===== flow/config.mk =====
export PLATFORM = sky130hd
export DESIGN_NAME = DCIM
export DESIGN_NICKNAME = DCIM
export VERILOG_FILES = /design/flow/design.v
export SDC_FILE = /design/flow/constraint.sdc
export NUM_CORES = 4
export LEC_CHECK = 0
export ABC_AREA = 1
export CAP_MARGIN = 0
export CORE_MARGIN = 2
export CORE_UTILIZATION = 72
export CTS_CLUSTER_DIAMETER = 346
export CTS_CLUSTER_SIZE = 15
export GPL_ROUTABILITY_DRIVEN = 0
export MIN_ROUTING_LAYER = met1
export PLACE_DENSITY = 0.65
export SETUP_SLACK_MARGIN = 0.76
export SLEW_MARGIN = 15

===== flow/constraint.sdc =====
create_clock -name core_clock -period 2.54 [get_ports {clk}]
set_input_delay 0.5080 -clock core_clock [delete_from_list [all_inputs] [get_ports {clk}]]
set_output_delay 0.5080 -clock core_clock [all_outputs]
set_load 0.01 [all_outputs]

===== flow/design.v =====
module DCIM (
    input clk,
    input rst_n,
    input in_valid,
    input [127:0] in_data1,
    input [127:0] in_data2,
    input [127:0] in_data3,
    input [127:0] in_data4, 
    output reg out_valid,
    output reg [12:0] O1,
    output reg [12:0] O2,
    output reg [12:0] O3,
    output reg [12:0] O4
);
reg [127:0] in_data1_dff, in_data2_dff, in_data3_dff, in_data4_dff;
always @(posedge clk) begin
    in_data1_dff <= in_data1;
    in_data2_dff <= in_data2;
    in_data3_dff <= in_data3;
    in_data4_dff <= in_data4;
end
reg in_valid_dff, in_valid_d2, in_valid_d3, in_valid_d4, in_valid_d5, in_valid_d6, in_valid_d7, in_valid_d8;
reg [1:0] cnt;
always @(posedge clk or negedge rst_n) begin
    if (!rst_n) begin
        in_valid_dff <= 1'b0;
        in_valid_d2 <= 1'b0;
        in_valid_d3 <= 1'b0;
        in_valid_d4 <= 1'b0;
        in_valid_d5 <= 1'b0;
        in_valid_d6 <= 1'b0;
        in_valid_d7 <= 1'b0;
        in_valid_d8 <= 1'b0;
    end
    else begin
        in_valid_dff <= in_valid;
        in_valid_d2 <= in_valid_dff;
        in_valid_d3 <= in_valid_d2;
        in_valid_d4 <= in_valid_d3;
        in_valid_d5 <= in_valid_d4;
        in_valid_d6 <= in_valid_d5;
        in_valid_d7 <= in_valid_d6;
        in_valid_d8 <= in_valid_d7;
    end
end
reg [4:0] sum1_1 [0:15], sum2_1 [0:15], sum3_1 [0:15], sum4_1 [0:15];
reg [5:0] sum1_2 [0:7], sum2_2 [0:7], sum3_2 [0:7], sum4_2 [0:7];
reg [6:0] sum1_3 [0:3], sum2_3 [0:3], sum3_3 [0:3], sum4_3 [0:3];
reg [7:0] sum1_4 [0:1], sum2_4 [0:1], sum3_4 [0:1], sum4_4 [0:1];
reg [8:0] sum1_5, sum2_5, sum3_5, sum4_5;
generate
    genvar i_1;
    for (i_1 = 0; i_1 < 16; i_1 = i_1 + 1) begin
        always @(posedge clk) begin
            sum1_1[i_1] <= in_data1_dff[127-i_1*8:124-i_1*8] + in_data1_dff[123-i_1*8:120-i_1*8];
            sum2_1[i_1] <= in_data2_dff[127-i_1*8:124-i_1*8] + in_data2_dff[123-i_1*8:120-i_1*8];
            sum3_1[i_1] <= in_data3_dff[127-i_1*8:124-i_1*8] + in_data3_dff[123-i_1*8:120-i_1*8];
            sum4_1[i_1] <= in_data4_dff[127-i_1*8:124-i_1*8] + in_data4_dff[123-i_1*8:120-i_1*8];
        end
    end
endgenerate
generate
    genvar i_2;
    for (i_2 = 0; i_2 < 8; i_2 = i_2 + 1) begin
        always @(posedge clk) begin
            sum1_2[i_2] <= sum1_1[i_2*2] + sum1_1[i_2*2+1];
            sum2_2[i_2] <= sum2_1[i_2*2] + sum2_1[i_2*2+1];
            sum3_2[i_2] <= sum3_1[i_2*2] + sum3_1[i_2*2+1];
            sum4_2[i_2] <= sum4_1[i_2*2] + sum4_1[i_2*2+1];
        end
    end
endgenerate
generate
    genvar i_3;
    for (i_3 = 0; i_3 < 4; i_3 = i_3 + 1) begin
        always @(posedge clk) begin
            sum1_3[i_3] <= sum1_2[i_3*2] + sum1_2[i_3*2+1];
            sum2_3[i_3] <= sum2_2[i_3*2] + sum2_2[i_3*2+1];
            sum3_3[i_3] <= sum3_2[i_3*2] + sum3_2[i_3*2+1];
            sum4_3[i_3] <= sum4_2[i_3*2] + sum4_2[i_3*2+1];
        end
    end
endgenerate
generate
    genvar i_4;
    for (i_4 = 0; i_4 < 2; i_4 = i_4 + 1) begin
        always @(posedge clk) begin
            sum1_4[i_4] <= sum1_3[i_4*2] + sum1_3[i_4*2+1];
            sum2_4[i_4] <= sum2_3[i_4*2] + sum2_3[i_4*2+1];
            sum3_4[i_4] <= sum3_3[i_4*2] + sum3_3[i_4*2+1];
            sum4_4[i_4] <= sum4_3[i_4*2] + sum4_3[i_4*2+1];
        end
    end
endgenerate
always @(posedge clk) begin
    sum1_5 <= sum1_4[0] + sum1_4[1];
    sum2_5 <= sum2_4[0] + sum2_4[1];
    sum3_5 <= sum3_4[0] + sum3_4[1];
    sum4_5 <= sum4_4[0] + sum4_4[1];
end
always @(posedge clk or negedge rst_n) begin
    if (!rst_n) begin
        cnt <= 2'd0;
    end
    else begin
        if (in_valid_d6) begin
            cnt <= cnt + 1;
        end
    end
end
reg [12:0] sum1, sum2, sum3, sum4;
always @(posedge clk or negedge rst_n) begin
    if (!rst_n) begin
        sum1 <= 13'b0;
        sum2 <= 13'b0;
        sum3 <= 13'b0;
        sum4 <= 13'b0;
    end
    else begin
        if (in_valid_d6) begin
            if (~|cnt) begin
                sum1 <= sum1_5;
                sum2 <= sum2_5;
                sum3 <= sum3_5;
                sum4 <= sum4_5;
            end else begin
                sum1 <= {sum1[11:0], 1'b0} + sum1_5;
                sum2 <= {sum2[11:0], 1'b0} + sum2_5;
                sum3 <= {sum3[11:0], 1'b0} + sum3_5;
                sum4 <= {sum4[11:0], 1'b0} + sum4_5;
            end
        end
    end
end
always @(posedge clk or negedge rst_n) begin
    if (!rst_n) begin
        O1 <= 13'b0;
        O2 <= 13'b0;
        O3 <= 13'b0;
        O4 <= 13'b0;
    end
    else begin
        if (in_valid_d7 & ~|cnt) begin
            O1 <= sum1;
            O2 <= sum2;
            O3 <= sum3;
            O4 <= sum4;
        end 
        else begin
            O1 <= 13'b0;
            O2 <= 13'b0;
            O3 <= 13'b0;
            O4 <= 13'b0;
        end
    end
end
always @(posedge clk or negedge rst_n) begin
    if (!rst_n) begin
        out_valid <= 1'b0;
    end
    else begin
        if (in_valid_d7 & ~|cnt) begin
            out_valid <= 1'b1;
        end
        else begin
            out_valid <= 1'b0;
        end
    end
end
endmodule

===== flow/run.sh =====
#!/bin/bash
# the make line also repeats each setting of config.mk as NAME=value (left out here)
make -C /OpenROAD-flow-scripts/flow DESIGN_CONFIG=/design/flow/config.mk WORK_HOME=/design/flow/orfs CLKGATE_MAP_FILE= finish

==> run notes, run 1 <==
run results: CP Capture Point O4[1], Hold Vio Cnt, Final 0, first-pass detailed-route iteration total 5, logic area around 0.021 mm2, CP startpoint kind flip-flop, max-cap violation count 0, Worst Path Required between 2 and 2.5 ns, Crit Path Class flip-flop to primary output, Syn Area/Cell roughly 11 um2, slack of the critical path between 0.7 and 0.8 ns, PortBufs 567, AO/OA Area Share 6.60%, CP max-delay cell dfrtp_1, clock power share between 20% and 30%, Dominant comb cell adder cells, Worst EP arrival approximately 1.3 ns, upper clock frequency limit roughly 0.57 GHz, Hold WC Path Type primary input to flip-flop, max incr delay on CP ~0.44 ns, R2R depth 10, Total Neg Setup Slack 0 ns, Reg power frac 43.1%, reg2reg end sum2_4[0][6], Floorplan Nets 5,947, Post-DP HPWL ~78,000 um, Ys Warns 17, number of synthesized flops with an enable pin 0, antenna violations before repair 7, Peak VDD IR 784 uV, FP Util a little over 70%, ys async rst share under 10%, CP Capture Type primary output, synthesized netlist cell count approximately 4,700, Worst slew margin 55.2%, clock tree buffer depth 3, vias in the first global route between 30,000 and 40,000, chip area line of the yosys report 0.0509 mm2, Clock transition at path regs 0.07 ns, Top cells by area dfxtp_1 49%, ha_1 16%, dfrtp_1 5.6%, fa_1 5.0%, nand2_1 4.6%, Yosys cell types 32, P per Cell Area between 1000 and 1500 mW/mm2, total CTS buffers 99, Sw Ratio 34.7%, Logic power comb 0.0243 W, 1st-iter DRT viols 1,937, XOR/XNOR Area Share under 10%, min-delay src in_data2[59], ANT nets after route 0, cell with the most instances after synthesis dfxtp_1, first-pass GRT wire length 168,000 um, power share of the combinational group between 30% and 40%, Leading power group registers, Setup-failing EPs final 0, delay-heaviest family, CP flip-flops, CTS tree built, Layout Utilization between 80 and 90%, vias post-DR between 30,000 and 40,000, shortest period the worst path allows 1.77 ns, R2R Setup Slk slightly above 0.8 ns, Hold Path End in_data2_dff[59], die area ~0.073 mm2, Pint roughly 0.044 W, CP Depth 1, worst hold margin 0.279 ns, largest net degree at the start of global routing 52, status timing/DRC/antenna clean, cell types with the highest counts after synthesis 1,236 x dfxtp_1, 633 x ha_1, 619 x nand2_1, 613 x inv_1, 308 x a21oi_1, area leader, netlist dfxtp_1, Switch Pwr around 0.023 W, Nets approximately 6,600, Slew @ Worst Pin between 0.6 and 0.7 ns, hold depth 1, Mapped Area approximately 0.051 mm2, pre-CTS setup slack between 0.7 and 0.8 ns, Tot GR Track Use between 20% and 30%, P_clk 0.0140 W, global route overflow 0, H-tree depth 3, Core ar. 0.0700 mm2, Seq power 0.0290 W, final worst path period share 69.6%, CP max FO 1, Worst Skew approximately 0.019 ns, RSZ-0062 raised after global routing yes, clock tree sinks roughly 1,400, Fillers 3,618, M3 GR Usage 3.95%, Critical Path Source O4[1], routed wire length 104,000 um, Latency at later pin between 0.6 and 0.7 ns, grt met2 use 53.3%, Via density around 5.3, die x size 270 um, Reg2Reg Launch Point sum2_3[0][0], Die Height roughly 270 um, met1 layer usage reported by global route 32.6%, post-synthesis simple-gate area fraction 8.03%, CP bufs+invs 1, ys cells ~4,700, critical path cell sequence buf_2, row count a little under 100, adder share between 20 and 25%, mux frac, synth 0%, per-cell routed wire length 16.6 um, P&R area growth vs syn 18.4%, Ports ~570, Leak 29.2 nW, Root Buffer clkbuf_16, sequential fraction of the synthesis area 54.2%, Register Area around 0.028 mm2, Log Warnings 30, Final Max Slew Viols 0, Top-area cell share about half, number of remaining DRC errors 0, Top FF cell, synth dfxtp_1, most used routing layer met2, FF+latch count, synth around 1,400
-- cell type report --
type | instances | share of cell area [%]
Inverter | 615 | 3.83
Tap cell | 940 | 1.95
Clock inverter | 5 | 0.0913
Clock buffer | 117 | 4.29
Antenna cell | 5 | 0.0207
Timing Repair Buffer | 583 | 9.29
Multi-Input combinational cell | 2683 | 34.8
Sequential cell | 1350 | 45.8
-- stage by stage --
| stage | total power (W) | instance area (um2) | instances |
|---|---|---|---|
| floorplan | 0.0462 | 50900 | 4671 |
| global placement | 0.0520 | 57800 | 6163 |
| detailed placement | 0.0530 | 57800 | 6163 |
| CTS | 0.0672 | 60200 | 6286 |
| global route | 0.0720 | 60300 | 6298 |
| finish | 0.0673 | 60300 | 6298 |
-- per-layer routing --
metal / up-vias / share of wire (%)
met2: 846 / 52
met5: - / 0.031
li1: 16400 / -
met4: 4 / 3.9
met3: 254 / 4.1
met1: 15700 / 40
-- timing repair --
item                       in CTS  in global routing
setup buffers                   0                  7
hold buffers                    1                  0
pin swaps                       0                  4
resized                       200                 31
setup endpoints to repair      54                 31
hold endpoints to repair       45                  0
==> run 2: changes to the inputs <==
Settings changed: ABC_AREA 1 to default, CAP_MARGIN 0 to 20, CORE_UTILIZATION 72 to 68, CTS_CLUSTER_DIAMETER 346 to 318, CTS_CLUSTER_SIZE 15 to 14, GPL_ROUTABILITY_DRIVEN 0 to default, MIN_ROUTING_LAYER met1 to default, PLACE_DENSITY 0.65 to default, SETUP_SLACK_MARGIN 0.76 to 0.23, SLEW_MARGIN 15 to 20.
Clock period 2.54 ns to 1.28 ns, I/O delays scaled along.
==> run 2 against run 1 <==
The flow now stops in global routing. Synthesized cell count shrank 12%. Area after synthesis shrank 1.3%. Die area grew 4.4%.
==> run notes, run 2 <==
yosys + openroad results -> post-synthesis simple-gate area fraction 5.45% (-2.6 points), sequential fraction of the synthesis area 54.9% (+0.72 points), cell with the most instances after synthesis dfxtp_1, Ports 568 (unchanged), mux frac, synth 0.279% (+0.28 points), Top cells by area dfxtp_1 49%, ha_1 16%, dfrtp_1 5.7%, xnor2_1 5.4%, fa_1 5.1%, Floorplan Nets 5,396 (-9.3%), Failed at global routing, FF+latch count, synth 1,350 (unchanged), Dominant comb cell adder cells, adder share 20.9% (+0.27 points), Yosys cell types 51 (+59%), total CTS buffers 106 (+7.1%), Ys Warns 17 (unchanged), Top FF cell, synth dfxtp_1, ys cells 4,120 (-12%), FP Util 68.8% (-3.9 points), synthesized netlist cell count 4,120 (-12%), die x size 276 um (+2.2%), Cell Area, Placed 0.0609 mm2 (+5.4%), H-tree depth 3 (unchanged), die area 0.0761 mm2 (+4.4%), area leader, netlist dfxtp_1, status did not finish, XOR/XNOR Area Share 6.40% (+0.57 points), GPL Wtd Cong approximately 0.86, Syn Area/Cell 12.2 um2 (+12%), Core ar. 0.0731 mm2 (+4.4%), clock tree buffer depth 3 (unchanged), row count 99 (+2.1%), Mapped Area 0.0503 mm2 (-1.3%), Die Height 276 um (+2.2%), cell types with the highest counts after synthesis 1,236 x dfxtp_1, 633 x ha_1, 398 x inv_1, 311 x xnor2_1, 250 x a21oi_1, AO/OA Area Share 8.91% (+2.3 points), chip area line of the yosys report 0.0503 mm2 (-1.3%), number of synthesized flops with an enable pin 0 (unchanged), Top-area cell share 49.2% (+0.64 points), ys async rst share 8.44% (unchanged), Log Error [ERROR DPL-0038] Utilization greater than 100%, impossible to legalize, clock tree sinks 1,350 (unchanged), PortBufs 567 (unchanged), Post-DP HPWL 78,600 um (+1.0%), Root Buffer clkbuf_16
-- run 2: repair_timing --
item,in CTS
buffers inserted,131
setup endpoints to repair,758
hold buffers,48
endpoints found under the hold margin,160
pin swaps,566
gates cloned,9
resized,1174
-- run 2: through the flow --
stage / setup TNS [ns] / hold WS (ns) / worst slack (ns) / cells
after CTS: -60.42 / 0.0000790 / -0.706 / 6271
after global placement: -44.32 / 0.134 / -0.681 / 5952
after floorplan: -25.30 / -0.0396 / -0.657 / 4120
after detailed placement: -52.37 / 0.135 / -0.754 / 5952
==> run 3: changes to the inputs <==
Settings changed: ABC_AREA from default to 0, CORE_UTILIZATION 68 to 72, CTS_CLUSTER_DIAMETER 318 to 363, CTS_CLUSTER_SIZE 14 to 15, PLACE_DENSITY_LB_ADDON from default to 0.01, SETUP_SLACK_MARGIN 0.23 to -0.08.
Clock period 1.28 ns to 1.13 ns, I/O delays scaled along.
==> run 3 against run 2 <==
The flow stops in clock tree synthesis. Synthesized cell count unchanged. Area after synthesis unchanged. Die area fell by 5.5%.
==> run notes, run 3 <==
yosys + openroad results -> status did not finish, Top cells by area dfxtp_1 49%, ha_1 16%, dfrtp_1 5.7%, xnor2_1 5.4%, fa_1 5.1%, chip area line of the yosys report 0.0503 mm2 (unchanged), Cell Area, Placed 0.0614 mm2 (+0.81%), Failed at clock tree synthesis, Dominant comb cell adder cells, GPL Wtd Cong 0.878 (+1.6%), Mapped Area 0.0503 mm2 (unchanged), FF+latch count, synth 1,350 (unchanged), Core ar. 0.0688 mm2 (-5.8%), Log Error [ERROR DPL-0033] detailed placement checks failed during check placement., mux frac, synth 0.279% (unchanged), AO/OA Area Share 8.91% (unchanged), number of synthesized flops with an enable pin 0 (unchanged), synthesized netlist cell count 4,120 (unchanged), XOR/XNOR Area Share 6.40% (unchanged), Yosys cell types 51 (unchanged), Syn Area/Cell 12.2 um2 (unchanged), ys async rst share 8.44% (unchanged), die area 0.0719 mm2 (-5.5%), Die Height 268 um (-2.8%), Post-DP HPWL 89,500 um (+14%), Top-area cell share 49.2% (unchanged), cell with the most instances after synthesis dfxtp_1, die x size 268 um (-2.8%), Ports 568 (unchanged), Top FF cell, synth dfxtp_1, adder share 20.9% (unchanged), sequential fraction of the synthesis area 54.9% (unchanged), post-synthesis simple-gate area fraction 5.45% (unchanged), FP Util 73.0% (+4.3 points), cell types with the highest counts after synthesis 1,236 x dfxtp_1, 633 x ha_1, 398 x inv_1, 311 x xnor2_1, 250 x a21oi_1, Floorplan Nets 5,396 (unchanged), PortBufs 567 (unchanged), area leader, netlist dfxtp_1, ys cells 4,120 (unchanged), pre-CTS setup slack -0.953 ns (-0.199 ns), Ys Warns 17 (unchanged), row count 96 (-3.0%)
## run 3: stage by stage
stage	util, %	cells	TNS [ns]	hold WS, ns
after floorplan	-	4120	-60.77	-0.0696
after global placement	89.1	6002	-104.58	0.0301
after detailed placement	89.1	6002	-138.17	0.0321
==> run 4: changes to the inputs <==
Settings changed: CTS_CLUSTER_DIAMETER 363 to 372, CTS_CLUSTER_SIZE 15 to 13, GPL_ROUTABILITY_DRIVEN from default to 0, HOLD_SLACK_MARGIN from default to -0.09, MIN_ROUTING_LAYER from default to met1, PLACE_DENSITY_LB_ADDON 0.01 to default, SETUP_SLACK_MARGIN -0.08 to -0.1, SLEW_MARGIN 20 to 15, TNS_END_PERCENT from default to 5.
Clock period 1.13 ns to 1.58 ns, I/O delays scaled along.
==> run 4 against run 3 <==
Die area stayed put. Area after synthesis did not move. Synthesized cell count stayed put. The layout now fails its checks (setup timing).
==> run notes, run 4 <==
run results: status complete, but fails checks, Failing Checks setup timing, number of synthesized flops with an enable pin 0 (unchanged), Log Warnings 31, FF+latch count, synth 1,350 (unchanged), worst hold margin around 0.066 ns, synthesized netlist cell count 4,120 (unchanged), reg2reg end sum3[9], Setup-failing EPs final around 160, adder share 20.9% (unchanged), final worst path period share 128%, Syn Area/Cell 12.2 um2 (unchanged), clock power share 20.8%, routed wire length 116,000 um, P_clk 0.0246 W, Cell Area, Placed 0.0585 mm2 (-4.6%), CP Depth 8, max incr delay on CP between 0.3 and 0.4 ns, global route overflow 0, RSZ-0062 raised after global routing yes, min-delay src in_data1[16], Top cells by area dfxtp_1 49%, ha_1 16%, dfrtp_1 5.7%, xnor2_1 5.4%, fa_1 5.1%, Seq power approximately 0.047 W, Clock transition at path regs about 0.07 ns, clock tree sinks 1,350, post-synthesis simple-gate area fraction 5.45% (unchanged), first-pass GRT wire length about 180,000 um, Die Height 268 um (unchanged), CP max-delay cell dfrtp_1, final instance area 0.0619 mm2, delay-heaviest family, CP AND-OR/OR-AND gates, ys async rst share 8.44% (unchanged), placed cell count 5,775 (-3.8%), Hold WC Path Type primary input to flip-flop, Floorplan Nets 5,396 (unchanged), Hold Path End in_data1_dff[16], clock tree buffer depth 3, total power 0.118 W, R2R depth 8, cell types with the highest counts after synthesis 1,236 x dfxtp_1, 633 x ha_1, 398 x inv_1, 311 x xnor2_1, 250 x a21oi_1, largest net degree at the start of global routing 54, CTS tree built, Mapped Area 0.0503 mm2 (unchanged), Ports 568 (unchanged), Root Buffer clkbuf_16, Top-area cell share 49.2% (unchanged), first-pass detailed-route iteration total 5, Pint 0.0792 W, H-tree depth 3, Logic power comb 0.0469 W, CP max FO 4, 1st-iter DRT viols between 1,500 and 2,000, vias in the first global route between 30,000 and 40,000, Nets 6,241, die area 0.0719 mm2 (unchanged), Leading power group combinational cells, Via density between 5 and 6, area leader, netlist dfxtp_1, upper clock frequency limit about 0.5 GHz, cell with the most instances after synthesis dfxtp_1, row count 96 (unchanged), P&R area growth vs syn 23.1%, die x size 268 um (unchanged), CP Capture Type flip-flop, shortest period the worst path allows 2.03 ns, Latency at later pin slightly below 0.7 ns, Leak a little under 30 nW, ys cells 4,120 (unchanged), CP bufs+invs 1, Hold Vio Cnt, Final 0, chip area line of the yosys report 0.0503 mm2 (unchanged), number of remaining DRC errors 0, Ys Warns 17 (unchanged), Post-DP HPWL 81,100 um (-9.4%), critical path cell sequence ha_2, inv_2, fa_2, nor2b_2, o31a_1, o22ai_2, o2111a_1, a221o_1, P per Cell Area ~1900 mW/mm2, Switch Pwr 0.0391 W, Slew @ Worst Pin slightly above 0.4 ns, Dominant comb cell adder cells, AO/OA Area Share 8.91% (unchanged), antenna violations before repair 23, Sw Ratio between 30% and 40%, ANT nets after route 0, Reg power frac between 30 and 40%, power share of the combinational group 39.6%, Critical Path Source sum3[0], Worst EP arrival ~2.6 ns, mux frac, synth 0.279% (unchanged), Worst Skew between 0.02 and 0.025 ns, CP Capture Point sum3[9], Core ar. 0.0688 mm2 (unchanged), vias post-DR around 32,000, total CTS buffers between 100 and 150, Reg2Reg Launch Point sum3[0], PortBufs 567 (unchanged), Worst Path Required about 2.1 ns, Final Max Slew Viols 0, Tot GR Track Use approximately a third, Crit Path Class flip-flop to flip-flop, XOR/XNOR Area Share 6.40% (unchanged), per-cell routed wire length between 15 and 20 um, slack of the critical path -0.447 ns, R2R Setup Slk -0.45 ns, sequential fraction of the synthesis area 54.9% (unchanged), hold depth 1, Yosys cell types 51 (unchanged), Peak VDD IR 1180 uV, CP startpoint kind flip-flop, FP Util 73.0% (unchanged), Top FF cell, synth dfxtp_1, final std cells w/o fill about 6,000, max-cap violation count 0, Worst slew margin a little under three quarters
## run 4: layout make-up
| type | count | area, um2 |
|---|---|---|
| timing repair buffer | 759 | 7140 |
| sequential | 1350 | 27600 |
| inverter | 398 | 1490 |
| fill | 2914 | 6950 |
| clock buffer | 133 | 2960 |
| multi-input combinational | 2343 | 21400 |
| clock inverter | 4 | 72.6 |
| tap | 931 | 1160 |
| antenna | 21 | 52.6 |
## run 4: metal layers
metal | vias up | global-route usage [%] | part of all wire [%]
met1 | 15600 | 35.8 | 38
met3 | 353 | 5.02 | 4.6
met2 | 968 | 59.5 | 52
met4 | 6 | 16.5 | 5.1
li1 | 15400 | - | -
met5 | - | 0 | 0.032
## run 4: what timing repair did
action                                 in CTS  in global routing
hold buffers                                1                  0
setup buffers                               3                  2
resized                                   122                  4
endpoints found under the hold margin     114                  0
setup endpoints to repair                 115                109
pin swaps                                  41                 11
## run 4: per-stage QoR
stage | TNS (ns) | utilization [%] | setup slack (ns)
after global routing | -32.56 | 89.9 | -0.517
after CTS | -17.60 | 89.8 | -0.415
final | -18.12 | 89.9 | -0.447
after detailed placement | -14.47 | 85.0 | -0.436
after floorplan | -7.49 | - | -0.365
after global placement | -10.13 | 85.0 | -0.377
==> run 5: changes to the inputs <==
Settings changed: ABC_AREA 0 to default, CORE_UTILIZATION 72 to 70, CTS_CLUSTER_DIAMETER 372 to 315, CTS_CLUSTER_SIZE 13 to 27, GPL_ROUTABILITY_DRIVEN 0 to default, HOLD_SLACK_MARGIN -0.09 to -0.05, MIN_ROUTING_LAYER met1 to default, SETUP_SLACK_MARGIN -0.1 to -0.12, SLEW_MARGIN 15 to 20, TNS_END_PERCENT 5 to default.
Clock period 1.58 ns to 1.5 ns, I/O delays scaled along.
==> run 5 against run 4 <==
Still fails the layout checks on setup timing. Sequential power up 6.0%. Clock power fell by about 30%. Worst setup slack worse by 0.074 ns. Total power grew 2.5%. Sequential share of layout area is 0.15 points higher. Routed wire length down 12%. Flip-flop count unchanged. Critical endpoint is now sum4[9].
==> run notes, run 5 <==
run results: status complete, but fails checks, Failing Checks setup timing, Worst slew margin 67.4% (-4.2 points), FP Util 70.5% (-2.5 points), cell types with the highest counts after synthesis 1,236 x dfxtp_1, 633 x ha_1, 398 x inv_1, 311 x xnor2_1, 250 x a21oi_1, grt met2 use 51.0% (-8.5 points), Worst Path Required 2.04 ns (-0.10 ns), Top-area cell share 49.2% (unchanged), Hold Vio Cnt, Final 0 (unchanged), Critical Path Source sum4[0], Worst EP arrival 2.56 ns (-0.02 ns), max incr delay on CP 0.37 ns (about the same), ys async rst share 8.44% (unchanged), Leading power group combinational cells, Top FF cell, synth dfxtp_1, mux frac, synth 0.279% (unchanged), P_clk 0.0171 W (-30%), Reg2Reg Launch Point sum4[0], Latency at later pin 0.67 ns (-0.02 ns), H-tree depth 2 (-1), CP bufs+invs 1 (unchanged), total power 0.121 W (+2.5%), Register Area 0.0276 mm2 (+0.14%), XOR/XNOR Area Share 6.40% (unchanged), cell with the most instances after synthesis dfxtp_1, CP Depth 8 (unchanged), Nets 6,234 (-0.11%), power share of the combinational group 45.0% (+5.4 points), CTS tree built, final std cells w/o fill 5,938 (-0.017%), CP Capture Point sum4[9], P per Cell Area 1960 mW/mm2 (+2.7%), 1st-iter DRT viols 1,350 (-17%), Peak VDD IR 1430 uV (+21%), max-cap violation count 0 (unchanged), clock tree sinks 1,350 (unchanged), ANT nets after route 0 (unchanged), first-pass detailed-route iteration total 5 (unchanged), Hold Path End in_data4_dff[96], Slew @ Worst Pin 0.488 ns (+0.0731 ns), Total Neg Setup Slack -18.87 ns (-0.747 ns), Logic power comb 0.0545 W (+16%), Ys Warns 17 (unchanged), slack of the critical path -0.521 ns (-0.0740 ns), Crit Path Class flip-flop to flip-flop, Log Warnings 32 (+3.2%), Leak 28.7 nW (-2.1%), Tot GR Track Use 27.0% (-5.2 points), ys cells 4,120 (unchanged), PortBufs 567 (unchanged), Syn Area/Cell 12.2 um2 (unchanged), clock power share 14.1% (-6.7 points), Via density 5.21 (-4.3%), worst hold margin 0.0617 ns (-0.00484 ns), clock tree buffer depth 3 (unchanged), upper clock frequency limit 0.495 GHz (+0.30%), min-delay src in_data4[96], Switch Pwr 0.0410 W (+4.8%), R2R depth 8 (unchanged), CP startpoint kind flip-flop, vias in the first global route 32,800 (-8.2%), Final Max Slew Viols 0 (unchanged), routed wire length 102,000 um (-12%), number of remaining DRC errors 0 (unchanged), Worst Skew 0.0245 ns (+0.00352 ns), die area 0.0740 mm2 (+2.8%), FF+latch count, synth 1,350 (unchanged), die x size 272 um (+1.4%), Post-DP HPWL 77,400 um (-4.5%), logic area 0.0224 mm2 (+4.6%), antenna violations before repair 14 (-39%), Layout Utilization 86.7% (-3.2 points), CP Capture Type flip-flop, Fillers 3,509 (+20%), CP max-delay cell dfrtp_1, sequential fraction of the synthesis area 54.9% (unchanged), Sw Ratio 33.8% (+0.75 points), chip area line of the yosys report 0.0503 mm2 (unchanged), row count 98 (+2.1%), vias post-DR 30,900 (-4.4%), Root Buffer clkbuf_16, critical path cell sequence ha_2, inv_2, fa_2, nor2b_4, o31a_1, o22ai_2, o2111a_1, a221o_1, Pint 0.0803 W (+1.4%), Reg power frac 40.9% (+1.4 points), Floorplan Nets 5,396 (unchanged), hold depth 1 (unchanged), Hold WC Path Type primary input to flip-flop, total CTS buffers 55 (-51%), R2R Setup Slk -0.52 ns (-0.07 ns), delay-heaviest family, CP AND-OR/OR-AND gates, Ports 568 (unchanged), P&R area growth vs syn 22.9%, global route overflow 0 (unchanged), GPL Wtd Cong around 0.85, Clock transition at path regs 0.10 ns (+0.03 ns), met1 layer usage reported by global route 31.8% (-4.0 points), Top cells by area dfxtp_1 49%, ha_1 16%, dfrtp_1 5.7%, xnor2_1 5.4%, fa_1 5.1%, post-synthesis simple-gate area fraction 5.45% (unchanged), RSZ-0062 raised after global routing yes, area leader, netlist dfxtp_1, Seq power 0.0496 W (+6.0%), CP max FO 4 (unchanged), most used routing layer met2, first-pass GRT wire length 160,000 um (-11%), reg2reg end sum4[9], largest net degree at the start of global routing 82 (+52%), per-cell routed wire length 17.2 um (-12%), Setup-failing EPs final 164 (+1.9%), Yosys cell types 51 (unchanged), Die Height 272 um (+1.4%), synthesized netlist cell count 4,120 (unchanged), Mapped Area 0.0503 mm2 (unchanged), Dominant comb cell adder cells, Core ar. 0.0712 mm2 (+3.5%), number of synthesized flops with an enable pin 0 (unchanged), final worst path period share 135% (+6.4 points), shortest period the worst path allows 2.02 ns (-0.00596 ns), adder share 20.9% (unchanged), AO/OA Area Share 8.91% (unchanged), placed cell count 5,819 (+0.76%), M3 GR Usage 3.25% (-1.8 points)
[run 5: layout make-up]
class                   count  share of cell area (%)
clock inverters             2                  0.0527
well taps                 950                    1.92
flip-flops and latches   1350                    44.8
multi-input cells        2343                    36.3
clock buffers              68                    2.31
repair buffers            810                    12.2
inverters                 398                    2.42
diodes                     17                  0.0689
[run 5: metrics by stage]
| stage | cell area [um2] | setup slack, ns |
|---|---|---|
| floorplan | 50700 | -0.437 |
| global placement | 59000 | -0.460 |
| detailed placement | 59000 | -0.558 |
| CTS | 61100 | -0.490 |
| global route | 61700 | -0.588 |
| finish | 61800 | -0.521 |
[run 5: timing repair]
action,4_1_cts,5_1_grt
gates resized,248,157
hold endpoints to repair,114,0
buffers inserted,23,22
pin swaps,88,110
setup endpoints to repair,125,122
hold buffers,1,0
[run 5: metal layers]
layer | vias to the layer above | part of all wire, %
met1 | 14800 | 40
met2 | 541 | 53
li1 | 15400 | -
met3 | 167 | 3.5
met4 | 2 | 3.0
met5 | - | 0.016
==> run 6: changes to the inputs <==
Settings changed: ABC_AREA from default to 0, CORE_UTILIZATION 70 to 72, CTS_CLUSTER_DIAMETER 315 to default, CTS_CLUSTER_SIZE 27 to 15, HOLD_SLACK_MARGIN -0.05 to 0.3, PLACE_DENSITY_LB_ADDON from default to 0.01, SETUP_SLACK_MARGIN -0.12 to 0.23, TNS_END_PERCENT from default to 40.
Clock period 1.5 ns to 1.13 ns, I/O delays scaled along.
==> run 6 against run 5 <==
The flow now stops in clock tree synthesis. Synthesized cell count did not move. Die area fell by 2.7%. Area after synthesis unchanged.
==> run notes, run 6 <==
yosys + openroad results -> placed cell count 6,019 (+3.4%), cell types with the highest counts after synthesis 1,236 x dfxtp_1, 633 x ha_1, 398 x inv_1, 311 x xnor2_1, 250 x a21oi_1, cell with the most instances after synthesis dfxtp_1, die x size 268 um (-1.4%), Yosys cell types 51 (unchanged), Post-DP HPWL 90,100 um (+16%), Failed at clock tree synthesis, status did not finish, Ports 568 (unchanged), XOR/XNOR Area Share 6.40% (unchanged), area leader, netlist dfxtp_1, Mapped Area 0.0503 mm2 (unchanged), GPL Wtd Cong 0.886 (+3.6%), mux frac, synth 0.279% (unchanged), FP Util 73.0% (+2.5 points), row count 96 (-2.0%), AO/OA Area Share 8.91% (unchanged), Top FF cell, synth dfxtp_1, ys cells 4,120 (unchanged), Core ar. 0.0688 mm2 (-3.4%), pre-CTS setup slack -0.912 ns (-0.354 ns), number of synthesized flops with an enable pin 0 (unchanged), synthesized netlist cell count 4,120 (unchanged), post-synthesis simple-gate area fraction 5.45% (unchanged), Top cells by area dfxtp_1 49%, ha_1 16%, dfrtp_1 5.7%, xnor2_1 5.4%, fa_1 5.1%, Log Error [ERROR DPL-0038] Utilization greater than 100%, impossible to legalize, Floorplan Nets 5,396 (unchanged), Syn Area/Cell 12.2 um2 (unchanged), Ys Warns 17 (unchanged), Dominant comb cell adder cells, PortBufs 567 (unchanged), chip area line of the yosys report 0.0503 mm2 (unchanged), adder share 20.9% (unchanged), sequential fraction of the synthesis area 54.9% (unchanged), Die Height 268 um (-1.4%), Top-area cell share 49.2% (unchanged), die area 0.0719 mm2 (-2.7%), ys async rst share 8.44% (unchanged), FF+latch count, synth 1,350 (unchanged)
[run 6: per-stage QoR]
step / cell area [um2] / utilization [%] / power, W / hold slack, ns
2_1_floorplan: 51600 / - / 0.110 / -0.0696
3_3_place_gp: 61600 / 89.5 / 0.136 / 0.0395
3_5_place_dp: 61600 / 89.5 / 0.141 / 0.0389
==> run 7: changes to the inputs <==
Settings changed: ABC_AREA 0 to 1, CAP_MARGIN 20 to 0, CTS_CLUSTER_DIAMETER from default to 346, CTS_CLUSTER_SIZE 15 to 21, GPL_ROUTABILITY_DRIVEN from default to 0, HOLD_SLACK_MARGIN 0.3 to 0.29, MIN_ROUTING_LAYER from default to met1, PLACE_DENSITY from default to 0.65, PLACE_DENSITY_LB_ADDON 0.01 to default, SETUP_SLACK_MARGIN 0.23 to 0.76, SLEW_MARGIN 20 to 40, TNS_END_PERCENT 40 to 60.
Clock period 1.13 ns to 2.54 ns, I/O delays scaled along.
==> run 7 against run 6 <==
The run now finishes clean. Area after synthesis increased by 1.3%. Die area increased by 1.3%. Synthesized cell count increased by 13%.
==> run notes, run 7 <==
run results: XOR/XNOR Area Share 5.83% (-0.57 points), area leader, netlist dfxtp_1, Slew @ Worst Pin ~0.68 ns, clock tree buffer depth 3, antenna violations before repair 9, ys cells 4,671 (+13%), Reg2Reg Launch Point sum1_3[1][0], CP max FO 1, total power around 0.067 W, first-pass GRT wire length approximately 200,000 um, Ports 568 (unchanged), Critical Path Source O3[12], routed wire length 131,000 um, FP Util 72.7% (-0.31 points), Layout Utilization 88.9%, vias post-DR around 36,000, Final Max Slew Viols 0, clock tree sinks between 1,000 and 1,500, 1st-iter DRT viols ~2,500, number of remaining DRC errors 0, Worst EP arrival approximately 1.3 ns, vias in the first global route approximately 39,000, Pint between 0.04 and 0.05 W, Ys Warns 17 (unchanged), Top FF cell, synth dfxtp_1, CTS tree built, Dominant comb cell adder cells, PortBufs 567 (unchanged), slack of the critical path around 0.75 ns, P_clk 0.0123 W, Nets 6,837, Leak 29.9 nW, upper clock frequency limit between 0.5 and 0.6 GHz, cell with the most instances after synthesis dfxtp_1, Syn Area/Cell 10.9 um2 (-11%), Hold Vio Cnt, Final 0, AO/OA Area Share 6.60% (-2.3 points), Worst slew margin between 50% and 60%, shortest period the worst path allows ~1.8 ns, status timing/DRC/antenna clean, Reg power frac between 40% and 50%, Seq power around 0.029 W, Via density 5.57, post-synthesis simple-gate area fraction 8.03% (+2.6 points), P&R area growth vs syn 22.3%, die x size 270 um (+0.65%), adder share 20.6% (-0.27 points), Post-DP HPWL 77,800 um (-14%), max incr delay on CP around 0.37 ns, synthesized netlist cell count 4,671 (+13%), critical path cell sequence dlygate4sd2_1, Core ar. 0.0700 mm2 (+1.7%), reg2reg end sum1_4[0][6], pre-CTS setup slack 0.775 ns (+1.69 ns), CP bufs+invs 1, CP Depth 1, Hold Path End in_data4_dff[46], P per Cell Area approximately 1100 mW/mm2, final worst path period share between 70% and 80%, RSZ-0062 raised after global routing yes, die area 0.0729 mm2 (+1.3%), Logic power comb 0.0255 W, global route overflow 0, max-cap violation count 0, Yosys cell types 32 (-37%), CP Capture Point O3[12], clock power share a little under a fifth, Hold WC Path Type primary input to flip-flop, Die Height 270 um (+0.65%), Sw Ratio 36.2%, Floorplan Nets 5,947 (+10%), Root Buffer clkbuf_16, total CTS buffers 74, Peak VDD IR around 710 uV, row count 97 (+1.0%), ys async rst share 8.44% (unchanged), hold depth 1, number of synthesized flops with an enable pin 0 (unchanged), Setup-failing EPs final 0, Worst Path Required 2.03 ns, delay-heaviest family, CP flip-flops, worst hold margin about 0.3 ns, mux frac, synth 0% (-0.28 points), CP startpoint kind flip-flop, R2R Setup Slk just over 0.8 ns, CP Capture Type primary output, Log Warnings 31, Switch Pwr 0.0242 W, Tot GR Track Use between 30% and 40%, Crit Path Class flip-flop to primary output, Top cells by area dfxtp_1 49%, ha_1 16%, dfrtp_1 5.6%, fa_1 5.0%, nand2_1 4.6%, H-tree depth 3, CP max-delay cell dfrtp_1, cell types with the highest counts after synthesis 1,236 x dfxtp_1, 633 x ha_1, 619 x nand2_1, 613 x inv_1, 308 x a21oi_1, Clock transition at path regs about 0.090 ns, Worst Skew ~0.03 ns, sequential fraction of the synthesis area 54.2% (-0.72 points), min-delay src in_data4[46], chip area line of the yosys report 0.0509 mm2 (+1.3%), power share of the combinational group between 30% and 40%, R2R depth 10, Mapped Area 0.0509 mm2 (+1.3%), per-cell routed wire length 20.1 um, FF+latch count, synth 1,350 (unchanged), Total Neg Setup Slack 0 ns, Latency at later pin between 0.6 and 0.7 ns, first-pass detailed-route iteration total 6, Leading power group registers, Top-area cell share 48.6% (-0.64 points), largest net degree at the start of global routing 52, ANT nets after route 0
run 7: metrics by stage:
stage	cells	area, um2
floorplan	4671	50900
global placement	6163	57800
detailed placement	6163	57800
CTS	6512	62100
global route	6527	62300
finish	6529	62300
run 7: repair_timing:
action                     in CTS  in global routing
pin swaps                       0                  6
buffers inserted                0                  4
cloned                          0                  0
setup endpoints to repair      54                 49
hold buffers                  254                  4
hold endpoints to repair      298                  4
gates resized                 149                 61
run 7: layer usage:
metal | part of all wire (%) | wire, um | track usage (%)
met1 | 36 | 46700 | 37.1
met4 | 6.9 | 9020 | 19.6
met5 | 0 | 0 | 0
met2 | 52 | 68000 | 63.5
met3 | 5.7 | 7420 | 5.09
run 7: cell type report:
cell class / count / area [um2]
Timing Repair Buffer: 837 / 8180
Antenna cell: 9 / 22.5
Clock inverter: 7 / 83.8
Multi-Input combinational cell: 2683 / 21000
Inverter: 615 / 2310
Fill cell: 2979 / 7740
Clock buffer: 88 / 1930
Sequential cell: 1350 / 27600
Tap cell: 940 / 1180
==> run 8: changes to the inputs <==
Settings changed: CAP_MARGIN 0 to 20, CTS_CLUSTER_DIAMETER 346 to 372, CTS_CLUSTER_SIZE 21 to 13, HOLD_SLACK_MARGIN 0.29 to -0.09, PLACE_DENSITY 0.65 to default, SETUP_SLACK_MARGIN 0.76 to -0.1, SLEW_MARGIN 40 to 15, TNS_END_PERCENT 60 to default.
Clock period 2.54 ns to 1.73 ns, I/O delays scaled along.
==> run 8 against run 7 <==
The layout now fails its checks (setup timing). Flip-flop count stayed put. Worst hold slack worse by 0.18 ns. Global-route usage is 5.5 points lower. Clock power is 79% higher. Clock-buffer cell count is 46 higher. First-iteration DRC count is 32% lower. Via count is 8.3% lower. Total power is 50% higher. Combinational power is 39% higher. Critical endpoint is now O2[0]. Highest routed layer is now met5.
==> run notes, run 8 <==
run results: Top-area cell share 48.6% (unchanged), Core ar. 0.0700 mm2 (unchanged), Mapped Area 0.0509 mm2 (unchanged), die area 0.0729 mm2 (unchanged), max-cap violation count 0 (unchanged), Logic power comb 0.0355 W (+39%), Worst Path Required 1.38 ns (-0.65 ns), number of remaining DRC errors 0 (unchanged), Ys Warns 17 (unchanged), CP startpoint kind flip-flop, adder share 20.6% (unchanged), CP bufs+invs 1 (unchanged), clock tree sinks 1,350 (unchanged), number of synthesized flops with an enable pin 0 (unchanged), vias post-DR 33,300 (-8.3%), ANT nets after route 0 (unchanged), hold depth 1 (unchanged), Reg power frac 42.6% (-1.0 points), CTS tree built, Failing Checks setup timing, Root Buffer clkbuf_16, largest net degree at the start of global routing 40 (-23%), AO/OA Area Share 6.60% (unchanged), final std cells w/o fill 6,319 (-3.2%), first-pass detailed-route iteration total 6 (unchanged), postcts setup bufs 0 (unchanged), routed wire length 106,000 um (-19%), synthesized netlist cell count 4,671 (unchanged), chip area line of the yosys report 0.0509 mm2 (unchanged), P_clk 0.0220 W (+79%), Fillers 3,543 (+19%), CP Capture Type primary output, power share of the combinational group 35.5% (-2.6 points), global route overflow 0 (unchanged), clock power share 22.0% (+3.7 points), Worst slew margin 68.8% (+14 points), CP Capture Point O2[0], per-cell routed wire length 16.7 um (-17%), total CTS buffers 113 (+53%), Hold WC Path Type primary input to flip-flop, Final Max Slew Viols 0 (unchanged), FP Util 72.7% (unchanged), shortest period the worst path allows approximately 1.7 ns, Syn Area/Cell 10.9 um2 (unchanged), Yosys cell types 32 (unchanged), Top FF cell, synth dfxtp_1, clock tree buffer depth 3 (unchanged), row count 97 (unchanged), Dominant comb cell adder cells, Hold Path End in_data2_dff[127], Setup-failing EPs final 3 (+3), P per Cell Area 1650 mW/mm2 (+53%), CP max-delay cell dfrtp_1, Peak VDD IR 1040 uV (+45%), R2R Setup Slk -0.01 ns (-0.84 ns), Crit Path Class flip-flop to primary output, Hold Vio Cnt, Final 0 (unchanged), Sw Ratio 34.3% (-1.9 points), cell with the most instances after synthesis dfxtp_1, placed cell count 6,171 (+0.13%), antenna violations before repair 12 (+3), Log Warnings 28 (-9.7%), slack of the critical path -0.0188 ns (-0.768 ns), FF+latch count, synth 1,350 (unchanged), P&R area growth vs syn 19.4%, Pint 0.0658 W (+54%), Via density 5.28 (-5.3%), R2R depth 10 (unchanged), cell types with the highest counts after synthesis 1,236 x dfxtp_1, 633 x ha_1, 619 x nand2_1, 613 x inv_1, 308 x a21oi_1, Switch Pwr 0.0344 W (+42%), final instance area 0.0608 mm2 (-2.4%), Nets 6,623 (-3.1%), status complete, but fails checks, Ports 568 (unchanged), max incr delay on CP 0.43 ns (+0.06 ns), Worst EP arrival 1.40 ns (+0.12 ns), Floorplan Nets 5,947 (unchanged), worst hold margin 0.119 ns (-0.181 ns), Cell Area, Placed 0.0578 mm2 (+0.10%), mux frac, synth 0% (unchanged), Leading power group registers, 1st-iter DRT viols 1,695 (-32%), Slew @ Worst Pin 0.468 ns (-0.215 ns), upper clock frequency limit 0.572 GHz, Seq power 0.0426 W (+46%), H-tree depth 3 (unchanged), Leak 29.5 nW (-1.5%), vias in the first global route 35,300 (-8.9%), CP max FO 1 (unchanged), delay-heaviest family, CP flip-flops, area leader, netlist dfxtp_1, Critical Path Source O2[0], XOR/XNOR Area Share 5.83% (unchanged), CP Depth 1 (unchanged), critical path cell sequence dlygate4sd2_1, reg2reg end sum1_4[0][6], Die Height 270 um (unchanged), post-synthesis simple-gate area fraction 8.03% (unchanged), PortBufs 567 (unchanged), Worst Skew 0.0189 ns (-0.0111 ns), Layout Utilization 86.8% (-2.1 points), Latency at later pin 0.66 ns (about the same), min-delay src in_data2[127], die x size 270 um (unchanged), sequential fraction of the synthesis area 54.2% (unchanged), first-pass GRT wire length 169,000 um (-14%), final worst path period share 101% (+31 points), Reg2Reg Launch Point sum1_3[0][0], Top cells by area dfxtp_1 49%, ha_1 16%, dfrtp_1 5.6%, fa_1 5.0%, nand2_1 4.6%, Tot GR Track Use 28.8% (-5.5 points), Clock transition at path regs 0.07 ns (-0.02 ns), Post-DP HPWL 77,500 um (-0.36%), ys async rst share 8.44% (unchanged), ys cells 4,671 (unchanged)
run 8: layout make-up:
class / count / area (um2) / share of cell area, %
multi-input cells: 2683 / 20900 / 34.5
diodes: 10 / 25.0 / 0.0412
flip-flops and latches: 1350 / 27600 / 45.4
clock inverters: 3 / 41.3 / 0.0679
repair buffers: 584 / 5790 / 9.52
well taps: 940 / 1180 / 1.93
clock buffers: 134 / 2920 / 4.80
inverters: 615 / 2310 / 3.80
run 8: per-layer routing:
metal	vias up	part of all wire, %	GRT usage (%)
met3	272	4.3	4.13
li1	16500	-	-
met1	15700	39	32.7
met4	4	4.0	11.2
met5	-	0.025	0
met2	886	52	54.1
run 8: through the flow:
step / TNS, ns / power (W) / setup WS (ns)
6_report: -0.0415 / 0.100 / -0.0188
5_1_grt: -1.61 / 0.107 / -0.138
4_1_cts: -0.233 / 0.100 / -0.0474
3_5_place_dp: -0.0336 / 0.0778 / -0.0336
3_3_place_gp: 0 / 0.0763 / 0.0647
2_1_floorplan: 0 / 0.0678 / 0.145
run 8: repair_timing:
action                     in CTS  in global routing
hold buffers                    1                  0
gates resized                  53                 15
hold endpoints to repair       30                  0
pin swaps                       0                  3
setup endpoints to repair      53                 11
==> run 9: changes to the inputs <==
Settings changed: CAP_MARGIN 20 to 10, CORE_MARGIN 2 to 3, CORE_UTILIZATION 72 to 47, CTS_CLUSTER_SIZE 13 to default, GPL_TIMING_DRIVEN from default to 0, HOLD_SLACK_MARGIN -0.09 to -0.06, MAX_ROUTING_LAYER from default to met4, PLACE_DENSITY_LB_ADDON from default to 0.0, SETUP_SLACK_MARGIN -0.1 to -0.03, TNS_END_PERCENT from default to 90.
Clock period 1.73 ns to 3.05 ns, I/O delays scaled along.
==> run 9 against run 8 <==
Now clean on timing, DRC and antenna. Critical path depth unchanged. Flip-flop count unchanged. Cell count up 9.3%. Routed wire length down 4.1%. Sequential power down 43%. Synthesized cell count unchanged. Global-route usage down 10 points. Critical endpoint is now O2[2]. Largest cell class unchanged.
==> run notes, run 9 <==
run results: worst hold margin 0.312 ns (+0.193 ns), clock tree sinks 1,350 (unchanged), area leader, netlist dfxtp_1, sequential fraction of the synthesis area 54.2% (unchanged), CP bufs+invs 1 (unchanged), vias in the first global route 32,600 (-7.9%), P&R area growth vs syn 23.8%, Worst Skew 0.0205 ns (+0.00156 ns), number of remaining DRC errors 0 (unchanged), Post-DP HPWL 80,200 um (+3.5%), ANT nets after route 0 (unchanged), clock power share 27.6% (+5.6 points), die x size 335 um (+24%), Via density 4.60 (-13%), Hold Path End in_data2_dff[80], CP max FO 1 (unchanged), CP startpoint kind flip-flop, AO/OA Area Share 6.60% (unchanged), pre-CTS setup slack 1.24 ns (+1.28 ns), FF+latch count, synth 1,350 (unchanged), power share of the combinational group 32.5% (-3.0 points), Crit Path Class flip-flop to primary output, Syn Area/Cell 10.9 um2 (unchanged), Slew @ Worst Pin 0.908 ns (+0.440 ns), delay-heaviest family, CP buffers and inverters, hold_buf cts 1 (unchanged), synthesized netlist cell count 4,671 (unchanged), R2R Setup Slk 1.18 ns (+1.19 ns), Hold Vio Cnt, Final 0 (unchanged), CTS tree built, ys cells 4,671 (unchanged), Fillers 9,260 (+160%), Ys Warns 17 (unchanged), PortBufs 567 (unchanged), P per Cell Area 960 mW/mm2 (-42%), 1st-iter DRT viols 1,163 (-31%), Worst Path Required 2.44 ns (+1.06 ns), Worst slew margin 39.4% (-29 points), H-tree depth 4 (+1), routed wire length 101,000 um (-4.1%), shortest period the worst path allows 2.27 ns, FP Util 47.4% (-25 points), per-cell routed wire length 14.7 um (-12%), cell types with the highest counts after synthesis 1,236 x dfxtp_1, 633 x ha_1, 619 x nand2_1, 613 x inv_1, 308 x a21oi_1, Floorplan Nets 5,947 (unchanged), Hold WC Path Type primary input to flip-flop, Sw Ratio 33.2% (-1.2 points), total CTS buffers 143 (+27%), Leading power group registers, slack of the critical path 0.783 ns (+0.802 ns), mux frac, synth 0% (unchanged), number of synthesized flops with an enable pin 0 (unchanged), Switch Pwr 0.0201 W (-42%), Mapped Area 0.0509 mm2 (unchanged), first-pass detailed-route iteration total 5 (-1), Top FF cell, synth dfxtp_1, Leak 30.1 nW (+2.1%), Yosys cell types 32 (unchanged), reg2reg end O4[2], first-pass GRT wire length 161,000 um (-4.5%), Core ar. 0.107 mm2 (+53%), largest net degree at the start of global routing 73 (+83%), CP Depth 1 (unchanged), max-cap violation count 0 (unchanged), CP Capture Type primary output, post-synthesis simple-gate area fraction 8.03% (unchanged), P_clk 0.0167 W (-24%), Tot GR Track Use 18.7% (-10 points), Final Max Slew Viols 0 (unchanged), CP Capture Point O2[2], Ports 568 (unchanged), cell with the most instances after synthesis dfxtp_1, final worst path period share 74.3% (-27 points), vias post-DR 31,800 (-4.8%), RSZ-0062 raised after global routing no, Critical Path Source O2[2], Log Warnings 26 (-7.1%), PostCTS Resize Cnt 0 (-100%), Dominant comb cell adder cells, chip area line of the yosys report 0.0509 mm2 (unchanged), Top cells by area dfxtp_1 49%, ha_1 16%, dfrtp_1 5.6%, fa_1 5.0%, nand2_1 4.6%, Setup-failing EPs final 0 (-3), XOR/XNOR Area Share 5.83% (unchanged), Nets 6,661 (+0.57%), Peak VDD IR 500 uV (-52%), status timing/DRC/antenna clean, global route overflow 0 (unchanged), Cell Area, Placed 0.0584 mm2 (+0.96%), Latency at later pin 0.73 ns (+0.07 ns), Root Buffer clkbuf_16, Logic power comb 0.0197 W (-45%), CP max-delay cell clkdlybuf4s50_1, die area 0.112 mm2 (+54%), Reg2Reg Launch Point cnt[0], final instance area 0.0631 mm2 (+3.7%), max incr delay on CP 0.62 ns (+0.19 ns), Top-area cell share 48.6% (unchanged), postcts setup bufs 0 (unchanged), row count 120 (+24%), upper clock frequency limit around 0.44 GHz, ys async rst share 8.44% (unchanged), critical path cell sequence clkdlybuf4s50_1, Clock transition at path regs 0.06 ns (about the same), Total Neg Setup Slack 0 ns (+0.0415 ns), hold depth 1 (unchanged), clock tree buffer depth 3 (unchanged), antenna violations before repair 10 (-2), Worst EP arrival 1.66 ns (+0.26 ns), Pint 0.0405 W (-38%), R2R depth 6 (-4), Reg power frac 39.9% (-2.7 points), min-delay src in_data2[80], adder share 20.6% (unchanged), Die Height 335 um (+24%), Seq power 0.0242 W (-43%)
==> run 9: routing by layer <==
layer  part of all wire [%]  track usage (%)  vias up
li1                       -                -    16600
met1                     43             22.1    14400
met2                     50             32.4      579
met3                    4.4             3.57      170
met4                    2.2             5.56        0
met5                      0                -        -
==> run 9: metrics by stage <==
stage	utilization, %	total power (W)	std cells
2_1_floorplan	-	0.0384	4671
3_3_place_gp	54.4	0.0442	6641
3_5_place_dp	54.4	0.0444	6642
4_1_cts	58.7	0.0616	6896
5_1_grt	58.7	0.0654	6904
6_report	58.7	0.0606	6904
==> run 9: layout make-up <==
cell class	count	area (um2)	area share, %
clock buffer	211	4270	6.77
sequential	1350	27600	43.8
buffer	23	116	0.185
antenna	8	20.0	0.0317
multi-input combinational	2683	20900	33.1
clock inverter	42	373	0.591
timing repair buffer	569	5710	9.06
tap	1403	1760	2.78
inverter	615	2310	3.66
==> run 10: changes to the inputs <==
Settings changed: ABC_AREA 1 to default, CAP_MARGIN 10 to 20, CELL_PAD_IN_SITES_GLOBAL_PLACEMENT from default to 2, CORE_MARGIN 3 to 8, CORE_UTILIZATION 47 to 66, CTS_CLUSTER_DIAMETER 372 to 252, CTS_CLUSTER_SIZE from default to 37, GPL_ROUTABILITY_DRIVEN 0 to 1, HOLD_SLACK_MARGIN -0.06 to -0.03, MAX_ROUTING_LAYER met4 to default, MIN_ROUTING_LAYER met1 to met2, PLACE_DENSITY from default to 0.64, PLACE_DENSITY_LB_ADDON 0.0 to default, SETUP_SLACK_MARGIN -0.03 to default, SLEW_MARGIN 15 to 5, TNS_END_PERCENT 90 to default.
Clock period 3.05 ns to 2.91 ns, I/O delays scaled along.
==> run 10 against run 9 <==
The flow now stops in global placement without I/O. Area after synthesis fell by 1.3%. Die area fell by 24%. Synthesized cell count fell by 12%.
==> run notes, run 10 <==
yosys + openroad results -> cell with the most instances after synthesis dfxtp_1, Dominant comb cell adder cells, chip area line of the yosys report 0.0503 mm2 (-1.3%), adder share 20.9% (+0.27 points), FF+latch count, synth 1,350 (unchanged), post-synthesis simple-gate area fraction 5.45% (-2.6 points), Floorplan Nets 5,396 (-9.3%), Die Height 292 um (-13%), Top FF cell, synth dfxtp_1, Yosys cell types 51 (+59%), mux frac, synth 0.279% (+0.28 points), Ys Warns 17 (unchanged), Log Error [ERROR GPL-0301] Utilization 101.457 % exceeds 100%., Top cells by area dfxtp_1 49%, ha_1 16%, dfrtp_1 5.7%, xnor2_1 5.4%, fa_1 5.1%, area leader, netlist dfxtp_1, die area 0.0852 mm2 (-24%), Top-area cell share 49.2% (+0.64 points), Core ar. 0.0757 mm2 (-29%), number of synthesized flops with an enable pin 0 (unchanged), cell types with the highest counts after synthesis 1,236 x dfxtp_1, 633 x ha_1, 398 x inv_1, 311 x xnor2_1, 250 x a21oi_1, sequential fraction of the synthesis area 54.9% (+0.72 points), Failed at global placement without I/O, AO/OA Area Share 8.91% (+2.3 points), Mapped Area 0.0503 mm2 (-1.3%), row count 101 (-16%), XOR/XNOR Area Share 6.40% (+0.57 points), ys async rst share 8.44% (unchanged), Syn Area/Cell 12.2 um2 (+12%), die x size 292 um (-13%), synthesized netlist cell count 4,120 (-12%), FP Util 66.4% (+19 points), status did not finish, ys cells 4,120 (-12%)
==> run 11: changes to the inputs <==
Settings changed: CAP_MARGIN 20 to 35, CELL_PAD_IN_SITES_GLOBAL_PLACEMENT 2 to default, CORE_MARGIN 8 to 2, CORE_UTILIZATION 66 to 72, CTS_CLUSTER_DIAMETER 252 to default, GPL_ROUTABILITY_DRIVEN 1 to default, GPL_TIMING_DRIVEN 0 to default, HOLD_SLACK_MARGIN -0.03 to 0.3, MIN_ROUTING_LAYER met2 to default, PLACE_DENSITY 0.64 to default, SETUP_SLACK_MARGIN from default to -0.13, SLEW_MARGIN 5 to 20.
Clock period 2.91 ns to 1.78 ns, I/O delays scaled along.
==> run 11 against run 10 <==
The run fails in global routing. Die area is 16% lower. Area after synthesis stayed put. Synthesized cell count stayed put.
==> run notes, run 11 <==
yosys + openroad results -> Failed at global routing, die x size 268 um (-8.1%), area leader, netlist dfxtp_1, Syn Area/Cell 12.2 um2 (unchanged), Dominant comb cell adder cells, PortBufs ~570, Log Error [ERROR GRT-0232] Routing congestion too high. Check the congestion heatmap in the GUI., Ports 568, Yosys cell types 51 (unchanged), GPL Wtd Cong approximately 0.90, Top cells by area dfxtp_1 49%, ha_1 16%, dfrtp_1 5.7%, xnor2_1 5.4%, fa_1 5.1%, number of synthesized flops with an enable pin 0 (unchanged), ys cells 4,120 (unchanged), cell types with the highest counts after synthesis 1,236 x dfxtp_1, 633 x ha_1, 398 x inv_1, 311 x xnor2_1, 250 x a21oi_1, cell with the most instances after synthesis dfxtp_1, clock tree buffer depth 3, Cell Area, Placed around 0.058 mm2, status did not finish, XOR/XNOR Area Share 6.40% (unchanged), Top FF cell, synth dfxtp_1, chip area line of the yosys report 0.0503 mm2 (unchanged), adder share 20.9% (unchanged), FF+latch count, synth 1,350 (unchanged), Die Height 268 um (-8.1%), Post-DP HPWL ~80,000 um, mux frac, synth 0.279% (unchanged), H-tree depth 4, total CTS buffers around 130, Core ar. 0.0688 mm2 (-9.1%), Floorplan Nets 5,396 (unchanged), clock tree sinks approximately 1,400, sequential fraction of the synthesis area 54.9% (unchanged), Root Buffer clkbuf_16, Tot GR Track Use just under 90%, Mapped Area 0.0503 mm2 (unchanged), post-synthesis simple-gate area fraction 5.45% (unchanged), die area 0.0719 mm2 (-16%), AO/OA Area Share 8.91% (unchanged), Ys Warns 17 (unchanged), FP Util 73.0% (+6.6 points), global route overflow 1,031, ys async rst share 8.44% (unchanged), row count 96 (-5.0%), synthesized netlist cell count 4,120 (unchanged), Top-area cell share 49.2% (unchanged)
## run 11: per-layer routing
metal  global-route usage, %  overflow
met3                    75.8        11
met2                     102       656
met1                    82.0         1
met5                    39.7         2
met4                    96.8       361
## run 11: metrics by stage
step / power (W) / std cells / utilization, % / worst slack, ns
after floorplan: 0.0665 / 4120 / - / -0.165
after detailed placement: 0.0785 / 5689 / 84.0 / -0.239
after CTS: 0.109 / 6436 / 97.7 / -0.208
after global placement: 0.0767 / 5688 / 84.0 / -0.184
## run 11: timing repair
item | CTS
endpoints found under the hold margin | 627
pin swaps | 27
resized | 63
hold buffers | 516
setup endpoints to repair | 73
setup buffers | 4
cloned | 0
==> run 12: changes to the inputs <==
Settings changed: ABC_AREA from default to 0, CAP_MARGIN 35 to 20, CTS_CLUSTER_SIZE 37 to 15, HOLD_SLACK_MARGIN 0.3 to default, PLACE_DENSITY_LB_ADDON from default to 0.01, SETUP_SLACK_MARGIN -0.13 to 0.32.
Clock period 1.78 ns to 1.11 ns, I/O delays scaled along.
==> run 12 against run 11 <==
The run fails in clock tree synthesis. Area after synthesis unchanged. Die area unchanged. Synthesized cell count unchanged.
==> run notes, run 12 <==
yosys + openroad results -> status did not finish, Failed at clock tree synthesis, Log Error [ERROR DPL-0038] Utilization greater than 100%, impossible to legalize, placed cell count 6,041 (+6.2%), die x size 268 um (unchanged), Ys Warns 17 (unchanged), Top FF cell, synth dfxtp_1, ys async rst share 8.44% (unchanged), PortBufs 567 (unchanged), cell with the most instances after synthesis dfxtp_1, AO/OA Area Share 8.91% (unchanged), mux frac, synth 0.279% (unchanged), Top cells by area dfxtp_1 49%, ha_1 16%, dfrtp_1 5.7%, xnor2_1 5.4%, fa_1 5.1%, row count 96 (unchanged), Top-area cell share 49.2% (unchanged), Dominant comb cell adder cells, die area 0.0719 mm2 (unchanged), FF+latch count, synth 1,350 (unchanged), sequential fraction of the synthesis area 54.9% (unchanged), Core ar. 0.0688 mm2 (unchanged), Floorplan Nets 5,396 (unchanged), Post-DP HPWL 92,900 um (+16%), FP Util 73.0% (unchanged), cell types with the highest counts after synthesis 1,236 x dfxtp_1, 633 x ha_1, 398 x inv_1, 311 x xnor2_1, 250 x a21oi_1, Yosys cell types 51 (unchanged), XOR/XNOR Area Share 6.40% (unchanged), number of synthesized flops with an enable pin 0 (unchanged), area leader, netlist dfxtp_1, chip area line of the yosys report 0.0503 mm2 (unchanged), Mapped Area 0.0503 mm2 (unchanged), GPL Wtd Cong 0.914 (+2.1%), synthesized netlist cell count 4,120 (unchanged), Syn Area/Cell 12.2 um2 (unchanged), post-synthesis simple-gate area fraction 5.45% (unchanged), Die Height 268 um (unchanged), adder share 20.9% (unchanged), Ports 568 (unchanged), ys cells 4,120 (unchanged)
run 12: through the flow:
stage / setup WS (ns) / total power (W) / hold WS, ns / instance area, um2 / setup TNS [ns]
after global placement: -0.861 / 0.138 / 0.156 / 61800 / -109.85
after detailed placement: -0.991 / 0.144 / 0.165 / 61800 / -144.12
after floorplan: -0.827 / 0.112 / -0.0736 / 51800 / -65.64
==> run 13: changes to the inputs <==
Settings changed: ABC_AREA 0 to 1, CORE_UTILIZATION 72 to 47, CTS_CLUSTER_DIAMETER from default to 372, CTS_CLUSTER_SIZE 15 to default, GPL_ROUTABILITY_DRIVEN from default to 0, MIN_ROUTING_LAYER from default to met2, PLACE_DENSITY from default to 0.76, PLACE_DENSITY_LB_ADDON 0.01 to default, SETUP_SLACK_MARGIN 0.32 to 0.76, SLEW_MARGIN 20 to 15.
Clock period 1.11 ns to 3.05 ns, I/O delays scaled along.
==> run 13 against run 12 <==
Now fails the layout checks on DRC. Synthesized cell count increased by 13%. Area after synthesis is 1.3% higher. Die area is 54% higher.
==> run notes, run 13 <==
run results: status complete, but fails checks, Failing Checks DRC, Tot GR Track Use between 20 and 30%, Leak a little over 30 nW, AO/OA Area Share 6.60% (-2.3 points), max incr delay on CP around 0.55 ns, CP bufs+invs 1, Logic power comb slightly above 0.02 W, Top-area cell share 48.6% (-0.64 points), Yosys cell types 32 (-37%), cell with the most instances after synthesis dfxtp_1, Mapped Area 0.0509 mm2 (+1.3%), P per Cell Area between 900 and 1000 mW/mm2, clock tree sinks roughly 1,400, Ports 568 (unchanged), ys cells 4,671 (+13%), Worst Path Required about 2.4 ns, critical path cell sequence clkdlybuf4s50_1, Peak VDD IR about 600 uV, delay-heaviest family, CP buffers and inverters, clock tree buffer depth 3, Leading power group registers, FF+latch count, synth 1,350 (unchanged), Top cells by area dfxtp_1 49%, ha_1 16%, dfrtp_1 5.6%, fa_1 5.0%, nand2_1 4.6%, Fillers slightly below 9,000, upper clock frequency limit roughly 0.45 GHz, Critical Path Source O1[8], Ys Warns 17 (unchanged), first-pass GRT wire length 168,000 um, CP startpoint kind flip-flop, final instance area ~0.063 mm2, Reg2Reg Launch Point cnt[0], number of remaining DRC errors 4, Worst EP arrival 1.63 ns, CP Capture Point O1[8], Sw Ratio 33.9%, Crit Path Class flip-flop to primary output, CTS tree built, H-tree depth 4, P_clk ~0.018 W, Worst Skew 0.0327 ns, Total Neg Setup Slack 0 ns, Root Buffer clkbuf_16, total CTS buffers ~140, ys async rst share 8.44% (unchanged), final worst path period share 73.4%, CP Depth 1, Reg power frac about two fifths, Dominant comb cell adder cells, FP Util 47.5% (-26 points), antenna violations before repair 0, Nets between 6,000 and 7,000, Log Warnings 26, R2R depth 5, CP max-delay cell clkdlybuf4s50_1, Hold Vio Cnt, Final 0, power share of the combinational group roughly 33%, largest net degree at the start of global routing around 52, R2R Setup Slk between 0.9 and 1 ns, area leader, netlist dfxtp_1, 1st-iter DRT viols between 6,000 and 7,000, Post-DP HPWL 78,800 um (-15%), Seq power around 0.024 W, row count 120 (+25%), reg2reg end O4[3], synthesized netlist cell count 4,671 (+13%), Top FF cell, synth dfxtp_1, Hold WC Path Type primary input to flip-flop, Cell Area, Placed 0.0583 mm2 (-5.7%), CP max FO 1, vias post-DR 45,300, post-synthesis simple-gate area fraction 8.03% (+2.6 points), Floorplan Nets 5,947 (+10%), die area 0.111 mm2 (+54%), Pint a little over 0.04 W, clock power share 28.2%, Syn Area/Cell 10.9 um2 (-11%), max-cap violation count 0, XOR/XNOR Area Share 5.83% (-0.57 points), Clock transition at path regs about 0.070 ns, global route overflow 0, per-cell routed wire length roughly 15 um, Switch Pwr about 0.021 W, CP Capture Type primary output, die x size 333 um (+24%), Slew @ Worst Pin 0.925 ns, Final Max Slew Viols 0, Hold Path End in_data4_dff[79], adder share 20.6% (-0.27 points), hold depth 1, Via density about 6.6, RSZ-0062 raised after global routing no, cell types with the highest counts after synthesis 1,236 x dfxtp_1, 633 x ha_1, 619 x nand2_1, 613 x inv_1, 308 x a21oi_1, number of synthesized flops with an enable pin 0 (unchanged), routed wire length around 110,000 um, Latency at later pin 0.74 ns, sequential fraction of the synthesis area 54.2% (-0.72 points), vias in the first global route roughly 50,000, ANT nets after route 0, PortBufs 567 (unchanged), chip area line of the yosys report 0.0509 mm2 (+1.3%), shortest period the worst path allows between 2 and 2.5 ns, mux frac, synth 0% (-0.28 points), Layout Utilization 59.0%, first-pass detailed-route iteration total 53, Worst slew margin 38.1%, Core ar. 0.107 mm2 (+56%), P&R area growth vs syn 24.2%, Die Height 333 um (+24%), Setup-failing EPs final 0, min-delay src in_data4[79]
## run 13: repair_timing
action | 4_1_cts | 5_1_grt
hold endpoints to repair | 35 | 0
endpoints found under the setup margin | 16 | 9
hold buffers | 1 | 0
setup buffers | 0 | 2
resized | 18 | 4
## run 13: per-stage QoR
stage          total power, W  setup WS [ns]  hold WS (ns)  std cells
6_report               0.0624          0.810         0.312       6903
3_5_place_dp           0.0445          0.923         0.336       6626
5_1_grt                0.0671          0.761         0.269       6883
3_3_place_gp           0.0440           1.02         0.333       6626
4_1_cts                0.0624          0.763         0.262       6881
2_1_floorplan          0.0384           1.46         0.314       4671
## run 13: final cells by class
cell class	count	area, um2	share of cell area (%)
sequential	1350	27600	43.7
clock buffer	207	4160	6.58
tap	1403	1760	2.78
timing repair buffer	578	5770	9.13
antenna	20	50.0	0.0792
inverter	615	2310	3.66
multi-input combinational	2683	20900	33.1
clock inverter	47	671	1.06
## run 13: routing by layer
metal,up-vias,part of all wire [%],GRT usage (%)
li1,16500,-,-
met2,10800,56,35.9
met4,15,7.2,6.46
met1,16900,0,-
met3,1029,37,35.1
met5,-,0.60,5.73
Power figures rest on the tool's default switching activity, not on a simulated workload.
